==> flow/design.v <==
module  fir(
	input clk,
	input rst_n,			
	input enable,
	input [2:0] tap,		 
	input [15:0] data_in,		
	output [17:0] data_out,		
	output complete
);
localparam
a0 = 16'd1,	 
a1 = 16'd2,
a2 = 16'd2,
a3 = 16'd3,
a4 = 16'd3,
a5 = 16'd3;
reg [15:0] data_reg_0;	 
reg [15:0] data_reg_1;
reg [15:0] data_reg_2;
reg [15:0] data_reg_3;
reg [15:0] data_reg_4;
reg [15:0] data_reg_5;
reg [15:0] multiplication_0;	 
reg [15:0] multiplication_1;
reg [15:0] multiplication_2;
reg [15:0] multiplication_3;
reg [15:0] multiplication_4;
reg [15:0] multiplication_5;
reg [16:0] sum_1;	 
reg [16:0] sum_2;
reg [16:0] sum_3;
reg [17:0] result;  
reg mul_stage, add_stage1, add_stage2, output_stage;	 
always @ (posedge clk or negedge rst_n)
    begin
        if(!rst_n)
        	begin
        		mul_stage <= 1'b0;
        		add_stage1 <= 1'b0;
        		add_stage2 <= 1'b0;
				output_stage <= 1'b0;
        	end
        else
        	begin
        			mul_stage <= enable;
        			add_stage1 <= mul_stage;
        			add_stage2 <= add_stage1;
        			output_stage <= add_stage2;
        	end
    end
always @ (posedge clk or negedge rst_n)
    begin
        if(!rst_n)
        	begin
        		data_reg_0 <= 0;
        		data_reg_1 <= 0;
        		data_reg_2 <= 0;
        		data_reg_3 <= 0;
			data_reg_4 <= 0;
        		data_reg_5 <= 0;
        	end
        else
        	begin
				case (tap)
					3'd2:
					begin
						if (enable) 
							begin
								data_reg_0 <= data_in;
								data_reg_1 <= data_reg_0;
							end
						else 
							begin
								data_reg_0 <= data_reg_0;
								data_reg_1 <= data_reg_1;
							end
					end
					3'd3:
					begin
						if (enable) 
							begin
								data_reg_0 <= data_in;
								data_reg_1 <= data_reg_0;
								data_reg_2 <= data_reg_1;
							end
						else 
							begin
								data_reg_0 <= data_reg_0;
								data_reg_1 <= data_reg_1;
								data_reg_2 <= data_reg_2;
							end
					end
					3'd4:
					begin
						if (enable) 
							begin
								data_reg_0 <= data_in;
								data_reg_1 <= data_reg_0;
								data_reg_2 <= data_reg_1;
								data_reg_3 <= data_reg_2;
							end
						else 
							begin
								data_reg_0 <= data_reg_0;
								data_reg_1 <= data_reg_1;
								data_reg_2 <= data_reg_2;
								data_reg_3 <= data_reg_3;
							end
					end
					3'd5:
					begin
						if (enable) 
							begin
								data_reg_0 <= data_in;
								data_reg_1 <= data_reg_0;
								data_reg_2 <= data_reg_1;
								data_reg_3 <= data_reg_2;
								data_reg_4 <= data_reg_3;
							end
						else 
							begin
								data_reg_0 <= data_reg_0;
								data_reg_1 <= data_reg_1;
								data_reg_2 <= data_reg_2;
								data_reg_3 <= data_reg_3;
								data_reg_4 <= data_reg_4;
							end
					end
					3'd6:
					begin
						if (enable) 
							begin
								data_reg_0 <= data_in;
								data_reg_1 <= data_reg_0;
								data_reg_2 <= data_reg_1;
								data_reg_3 <= data_reg_2;
								data_reg_4 <= data_reg_3;
								data_reg_5 <= data_reg_4;
							end
						else 
							begin
								data_reg_0 <= data_reg_0;
								data_reg_1 <= data_reg_1;
								data_reg_2 <= data_reg_2;
								data_reg_3 <= data_reg_3;
								data_reg_4 <= data_reg_4;
								data_reg_5 <= data_reg_5;
							end
					end
				endcase
        	end
    end
always @ (posedge clk or negedge rst_n)
    begin
        if(!rst_n)
        	begin
        		multiplication_0 <= 0;
        		multiplication_1 <= 0;
        		multiplication_2 <= 0;
        		multiplication_3 <= 0;
			multiplication_4 <= 0;
        		multiplication_5 <= 0;
        	end
        else
        	begin
				case (tap)
					3'd2:
					begin
						if(mul_stage)
							begin
								multiplication_0 <= a0 * data_reg_0;
								multiplication_1 <= a1 * data_reg_1;
							end
						else 
							begin
								multiplication_0 <= multiplication_0;
								multiplication_1 <= multiplication_1;
							end
					end
					3'd3:
					begin
						if(mul_stage)
							begin
								multiplication_0 <= a0 * data_reg_0;
								multiplication_1 <= a1 * data_reg_1;
								multiplication_2 <= a2 * data_reg_2;
							end
						else 
							begin
								multiplication_0 <= multiplication_0;
								multiplication_1 <= multiplication_1;
								multiplication_2 <= multiplication_2;
							end
					end
					3'd4:
					begin
						if(mul_stage)
							begin
								multiplication_0 <= a0 * data_reg_0;
								multiplication_1 <= a1 * data_reg_1;
								multiplication_2 <= a2 * data_reg_2;
								multiplication_3 <= a3 * data_reg_3;
							end
						else 
							begin
								multiplication_0 <= multiplication_0;
								multiplication_1 <= multiplication_1;
								multiplication_2 <= multiplication_2;
								multiplication_3 <= multiplication_3;
							end
					end
					3'd5:
					begin
						if(mul_stage)
							begin
								multiplication_0 <= a0 * data_reg_0;
								multiplication_1 <= a1 * data_reg_1;
								multiplication_2 <= a2 * data_reg_2;
								multiplication_3 <= a3 * data_reg_3;
								multiplication_4 <= a4 * data_reg_4;
							end
						else 
							begin
								multiplication_0 <= multiplication_0;
								multiplication_1 <= multiplication_1;
								multiplication_2 <= multiplication_2;
								multiplication_3 <= multiplication_3;
								multiplication_4 <= multiplication_4;
							end
					end
					3'd6:
					begin
						if(mul_stage)
							begin
								multiplication_0 <= a0 * data_reg_0;
								multiplication_1 <= a1 * data_reg_1;
								multiplication_2 <= a2 * data_reg_2;
								multiplication_3 <= a3 * data_reg_3;
								multiplication_4 <= a4 * data_reg_4;
								multiplication_5 <= a5 * data_reg_5;
							end
						else 
							begin
								multiplication_0 <= multiplication_0;
								multiplication_1 <= multiplication_1;
								multiplication_2 <= multiplication_2;
								multiplication_3 <= multiplication_3;
								multiplication_4 <= multiplication_4;
								multiplication_5 <= multiplication_5;
							end
					end
				endcase
        	end
    end
always @ (posedge clk or negedge rst_n)
    begin
        if(!rst_n)
        	begin
        		sum_1 <= 0;
        		sum_2 <= 0;
			sum_3 <= 0;
        	end
        else
        	begin
				case (tap)
					3'd2:
					begin
						if (add_stage1) 
							begin
								sum_1 <= multiplication_0 + multiplication_1;
								sum_2 <= 0;
							end
						else 
							begin
								sum_1 <= sum_1;
								sum_2 <= sum_2;
							end
					end
					3'd3:
					begin
						if (add_stage1) 
							begin
								sum_1 <= multiplication_0 + multiplication_1;
								sum_2 <= multiplication_2; 
							end
						else 
							begin
								sum_1 <= sum_1;
								sum_2 <= sum_2;
							end
					end
					3'd4:
					begin
						if (add_stage1) 
							begin
								sum_1 <= multiplication_0 + multiplication_1;
								sum_2 <= multiplication_2 + multiplication_3; 
							end
						else 
							begin
								sum_1 <= sum_1;
								sum_2 <= sum_2;
							end
					end
					3'd5:
					begin
						if (add_stage1) 
							begin
								sum_1 <= multiplication_0 + multiplication_1;
								sum_2 <= multiplication_2 + multiplication_3; 
								sum_3 <= multiplication_4;
							end
						else 
							begin
								sum_1 <= sum_1;
								sum_2 <= sum_2;
								sum_3 <= sum_3;
							end
					end
					3'd6:
					begin
						if (add_stage1) 
							begin
								sum_1 <= multiplication_0 + multiplication_1;
								sum_2 <= multiplication_2 + multiplication_3; 
								sum_3 <= multiplication_4 + multiplication_5; 
							end
						else 
							begin
								sum_1 <= sum_1;
								sum_2 <= sum_2;
								sum_3 <= sum_3;
							end
					end
				endcase
        	end
    end
always @ (posedge clk or negedge rst_n)
      begin
          if(!rst_n)
          	begin
          		result <= 0;
          	end
          else
          	begin
				case (tap)
					3'd2:
					begin
						if (add_stage2) 
							begin
								result <= sum_2 + sum_1;
							end
						else 
							begin
								result <= result;
							end
					end
					3'd3:
					begin
						if (add_stage2) 
							begin
								result <= sum_2 + sum_1;
							end
						else 
							begin
								result <= result;
							end
					end
					3'd4:
					begin
						if (add_stage2) 
							begin
								result <= sum_2 + sum_1;
							end
						else 
							begin
								result <= result;
							end
					end
					3'd5:
					begin
						if (add_stage2) 
							begin
								result <= sum_2 + sum_1 + sum_3;
							end
						else 
							begin
								result <= result;
							end
					end
					3'd6:
					begin
						if (add_stage2) 
							begin
								result <= sum_2 + sum_1 + sum_3;
							end
						else 
							begin
								result <= result;
							end
					end
				endcase
          	end
      end
assign data_out = result;	 
assign complete = output_stage;
endmodule
export LEC_CHECK = 0
export ABC_AREA = 1
export CAP_MARGIN = 5
export CELL_PAD_IN_SITES_DETAIL_PLACEMENT = 1
export CELL_PAD_IN_SITES_GLOBAL_PLACEMENT = 3
export CORE_MARGIN = 2
export CORE_UTILIZATION = 42
export CTS_CLUSTER_SIZE = 25
export GPL_ROUTABILITY_DRIVEN = 0
export GPL_TIMING_DRIVEN = 0
export MAX_ROUTING_LAYER = met4
export PLACE_DENSITY_LB_ADDON = 0.3
export SLEW_MARGIN = 35
export TNS_END_PERCENT = 55
create_clock -name core_clock -period 2.61 [get_ports {clk}]
run.sh (not shown) runs the stock make flow with config.mk's settings and CLKGATE_MAP_FILE=.
The starting point ended with an error in global placement on FLW-0024.
==> next run, changes <==
Settings changed: CAP_MARGIN 5 to 20, CELL_PAD_IN_SITES_DETAIL_PLACEMENT 1 to unset, CORE_UTILIZATION 42 to 20, CTS_CLUSTER_SIZE 25 to unset, HOLD_SLACK_MARGIN set to 0.13, MAX_ROUTING_LAYER met4 to unset, PLACE_DENSITY_LB_ADDON 0.3 to unset, SLEW_MARGIN 35 to 20, TNS_END_PERCENT 55 to unset.
Clock period 2.61 ns to 4.0 ns, I/O delays scaled along.
Effect:
- This time the run completed with no timing, DRC or antenna violations
- die size is higher by 110%
- synthesized cell count stays the same
- synthesized area is unchanged
==> next run, changes <==
Settings changed: ABC_AREA 1 to unset, CELL_PAD_IN_SITES_GLOBAL_PLACEMENT 3 to unset, CORE_UTILIZATION 20 to 40, GPL_ROUTABILITY_DRIVEN 0 to unset, GPL_TIMING_DRIVEN 0 to unset, HOLD_SLACK_MARGIN 0.13 to unset.
Clock period 4.0 ns to 3.89 ns, I/O delays scaled along.
The changed run went through all stages and came out clean. Sequential share of layout area climbs by 5.0 points. Die area drops by 54%. Global-route usage climbs by 3.7 points. Design area drops by 13%. Critical path depth drops by 7. Power climbs by 7.3%. Via count drops by about 30%. Utilization climbs by 23 points.
==> next run, changes <==
Settings changed: ABC_AREA set to 1, CORE_UTILIZATION 40 to 72, CTS_CLUSTER_SIZE set to 15, PLACE_DENSITY_LB_ADDON set to 0.16, SETUP_SLACK_MARGIN set to -0.1.
Clock period 3.89 ns to 2.99 ns, I/O delays scaled along.
With this change the flow completed and failed the layout checks on negative setup slack.
Setup slack gets worse by 0.19 ns.
Design area rose by roughly a tenth.
Sequential share of layout area shrinks by 3.3 points.
==> next run, changes <==
Settings changed: ABC_AREA 1 to unset, CORE_UTILIZATION 72 to 40, CTS_CLUSTER_SIZE 15 to unset, PLACE_DENSITY_LB_ADDON 0.16 to unset, SETUP_SLACK_MARGIN -0.1 to unset.
Clock period 2.99 ns to 4.0 ns, I/O delays scaled along.
The new run ran to the end with no violations.
Setup slack is better by 0.20 ns.
Global-route usage went down by 23 points.
Core utilization went down by 36 points.
Non-clock buffer count is lower by 6.
Wire length is lower by 33%.
Die size is higher by 60%.
Hold slack improves by 0.24 ns.
==> next run, changes <==
Settings changed: ABC_AREA set to 1, CAP_MARGIN 20 to 25, CELL_PAD_IN_SITES_DETAIL_PLACEMENT set to 1, HOLD_SLACK_MARGIN set to 0.13, MAX_ROUTING_LAYER set to met4, SETUP_SLACK_MARGIN set to -0.05.
Effect:
- register-to-register slack improved by 0.58 ns
- wire length increases by about 53%
- total power fell by about 8%
- sequential share of layout area went down by 3.0 points
- hold slack got worse by 0.035 ns
Power figures rest on the tool's default switching activity, not on a simulated workload.
